## aoc_day2
module aoc_day2 (
    input         clock,
    input         reset,
    input  [63:0] data_value,
    input         data_valid,
    output        data_ready,
    output        result_valid,
    output [63:0] result_value
);
For scale: about 3,100 cells after synthesis, roughly 400 flip-flops, about 24,000 µm² of cells after synthesis.
==> flow/config.mk <==
export PLATFORM = sky130hd
export DESIGN_NAME = aoc_day2
export DESIGN_NICKNAME = aoc_day2
export VERILOG_FILES = /design/flow/design.v
export SDC_FILE = /design/flow/constraint.sdc
export NUM_CORES = 4
export LEC_CHECK = 0
export ABC_AREA = 0
export CAP_MARGIN = 20
export CELL_PAD_IN_SITES_DETAIL_PLACEMENT = 1
export CELL_PAD_IN_SITES_GLOBAL_PLACEMENT = 1
export CORE_ASPECT_RATIO = 0.71
export CORE_MARGIN = 2
export CORE_UTILIZATION = 40
export CTS_CLUSTER_SIZE = 85
export GPL_ROUTABILITY_DRIVEN = 0
export MIN_ROUTING_LAYER = met1
export PLACE_DENSITY_LB_ADDON = 0.09
export SLEW_MARGIN = 20
==> flow/constraint.sdc <==
create_clock -name core_clock -period 5.0 [get_ports {clock}]
set_input_delay 1.0000 -clock core_clock [delete_from_list [all_inputs] [get_ports {clock}]]
set_output_delay 1.0000 -clock core_clock [all_outputs]
set_load 0.01 [all_outputs]
run.sh (not shown) runs the stock make flow with config.mk's settings and CLKGATE_MAP_FILE=.
The first run passed the timing, DRC and antenna checks.
Then changed:
Settings changed: ABC_AREA 0 to 1, CELL_PAD_IN_SITES_DETAIL_PLACEMENT 1 to not set, CORE_ASPECT_RATIO 0.71 to not set, GPL_ROUTABILITY_DRIVEN 0 to not set, MIN_ROUTING_LAYER met1 to not set.
Effect:
- utilization drops by 0.42 points
- setup slack is better by 520 ps
- non-clock buffer count drops by 1
- cell count climbs by a quarter to a third
- power climbs by about a fifth
- wire length climbs by about a fifth
- worst hold slack barely changes
- die area climbs by roughly a tenth
Then changed:
Settings changed: ABC_AREA 1 to not set, CELL_PAD_IN_SITES_GLOBAL_PLACEMENT 1 to not set, CORE_UTILIZATION 40 to 66, CTS_CLUSTER_DIAMETER set to 62, CTS_CLUSTER_SIZE 85 to not set, PLACE_DENSITY_LB_ADDON 0.09 to not set.
Clock period 5.0 ns to 4.07 ns, I/O delays scaled along.
What happened: Utilization increases by 30 points. Combinational power is lower by about 10%. Synthesized area fell by about 12%. Design area went down by about 12%.
Then changed:
Settings changed: CORE_UTILIZATION 66 to 32, CTS_CLUSTER_DIAMETER 62 to not set.
Clock period 4.07 ns to 3.93 ns, I/O delays scaled along.
The changed run produced a clean layout; sequential cell count is unchanged; final area went up by 2.4%; die area went up by 100%; clock power barely changes; total power went up by 2.6%; critical path depth went down by 1; setup slack got worse by 150 ps; worst hold slack barely changes; wire length went up by 4.0%.
Then changed:
Settings changed: CORE_UTILIZATION 32 to 64.
Clock period 3.93 ns to 5.62 ns, I/O delays scaled along.
After rerunning: The changed run completed with no timing, DRC or antenna violations; via count climbs by 2.5%; synthesized area stays the same; synthesized cell count does not change; non-clock buffer count decreases by 32.
Then changed:
Settings changed: CORE_UTILIZATION 64 to 68, CTS_CLUSTER_SIZE set to 41.
Clock period 5.62 ns to 3.22 ns, I/O delays scaled along.
Result:
- combinational power increases by well over a third
- final cell count increases by a few percent
- clock skew came out higher by 14 ps
- cell area grows by a few percent
- synthesized area stays the same
- power increases by well over a third
- fmax rises by a quarter to a third
- worst setup slack degrades by 1300 ps
- wire length rises by a little under a tenth
- non-clock buffer count grows by 124

aoc_day2 again, from the RTL that the note above started with.
Settings: LEC_CHECK=0, ABC_AREA=0, CAP_MARGIN=20, CORE_ASPECT_RATIO=0.89, CORE_MARGIN=2, CORE_UTILIZATION=41, CTS_CLUSTER_DIAMETER=66, MIN_ROUTING_LAYER=met2, PLACE_DENSITY_LB_ADDON=0.09, SETUP_SLACK_MARGIN=0.53, SLEW_MARGIN=20; clock period 3.31 ns.
Change:
- ABC_AREA: 0 -> default
- CORE_ASPECT_RATIO: 0.89 -> default
- CORE_UTILIZATION: 41 -> 40
- CTS_CLUSTER_DIAMETER: 66 -> default
- MIN_ROUTING_LAYER: met2 -> default
- PLACE_DENSITY_LB_ADDON: 0.09 -> default
- SETUP_SLACK_MARGIN: 0.53 -> default
- clock period: 3.31 -> 3.93 ns (I/O delays scaled with it)
Effect: Critical path depth came out lower by 2. Worst setup slack is better by 0.12 ns. Sequential share of layout area came out higher by 3.7 points. Count of clock-buffer cells in the layout came out higher by 7. Final area came out lower by 14%. Cell count came out lower by 4.6%. Die size came out higher by 2.5%. Routed wire length came out lower by 18%.
Change:
- CORE_UTILIZATION: 40 -> 66
- MAX_ROUTING_LAYER: default -> met4
- clock period: 3.93 -> 3.18 ns (I/O delays scaled with it)
What happened: Cell count drops by about 5%; via count came out higher by about 5.5%; wire length shrinks by 1.5%; final area increases by 3.7%; clock-buffer cell count came out lower by 6; fmax came out higher by about 16%; non-clock buffer count is higher by 120; critical path depth climbs by 4; total power is higher by about 30%.
Change:
- CORE_UTILIZATION: 66 -> 40
- MAX_ROUTING_LAYER: met4 -> default
- clock period: 3.18 -> 5.0 ns (I/O delays scaled with it)
- register-to-register slack gets better by 1.1 ns
- power decreases by 40%
- non-clock buffer count goes down by 146
- clock power is lower by 30%
- global-route usage falls by 14 points
- setup slack is better by 1.1 ns
- via count came out lower by 5.5%
- sequential cell count stays the same
- die area climbs by 63%
- critical path depth is lower by 6

aoc_day2 again, from the RTL that the note above started with.
==> flow/config.mk <==
export PLATFORM = sky130hd
export DESIGN_NAME = aoc_day2
export DESIGN_NICKNAME = aoc_day2
export VERILOG_FILES = /design/flow/design.v
export SDC_FILE = /design/flow/constraint.sdc
export NUM_CORES = 4
export LEC_CHECK = 0
export ABC_AREA = 1
export CAP_MARGIN = 20
export CORE_MARGIN = 2
export CORE_UTILIZATION = 65
export SLEW_MARGIN = 20
==> flow/constraint.sdc <==
create_clock -name core_clock -period 1.14 [get_ports {clock}]
set_input_delay 0.2280 -clock core_clock [delete_from_list [all_inputs] [get_ports {clock}]]
set_output_delay 0.2280 -clock core_clock [all_outputs]
set_load 0.01 [all_outputs]
The baseline never finished: it broke off in 5_1_grt, error GRT-0116.
==> next run, changes <==
- CORE_ASPECT_RATIO: unset -> 0.69
- CORE_UTILIZATION: 65 -> 71
- CTS_CLUSTER_SIZE: unset -> 10
- PLACE_DENSITY: unset -> 0.39
- SETUP_SLACK_MARGIN: unset -> -0.06
=> The changed run never finished: it broke off in 4_1_cts (DPL-0038). Area after synthesis is unchanged. Die area came out lower by 8.2%. Synthesized cell count is unchanged.
==> next run, changes <==
- ABC_AREA: 1 -> unset
- CORE_ASPECT_RATIO: 0.69 -> unset
- CORE_UTILIZATION: 71 -> 67
- CTS_CLUSTER_SIZE: 10 -> 20
- PLACE_DENSITY: 0.39 -> unset
- SETUP_SLACK_MARGIN: -0.06 -> unset
- clock period: 1.14 -> 3.35 ns (I/O delays scaled with it)
Effect:
- Now the flow completed with no timing, DRC or antenna violations
- die area came out lower by 6.9%
- synthesized cell count shrinks by 29%
- area after synthesis falls by 12%
Power and IR drop assume default switching activity.
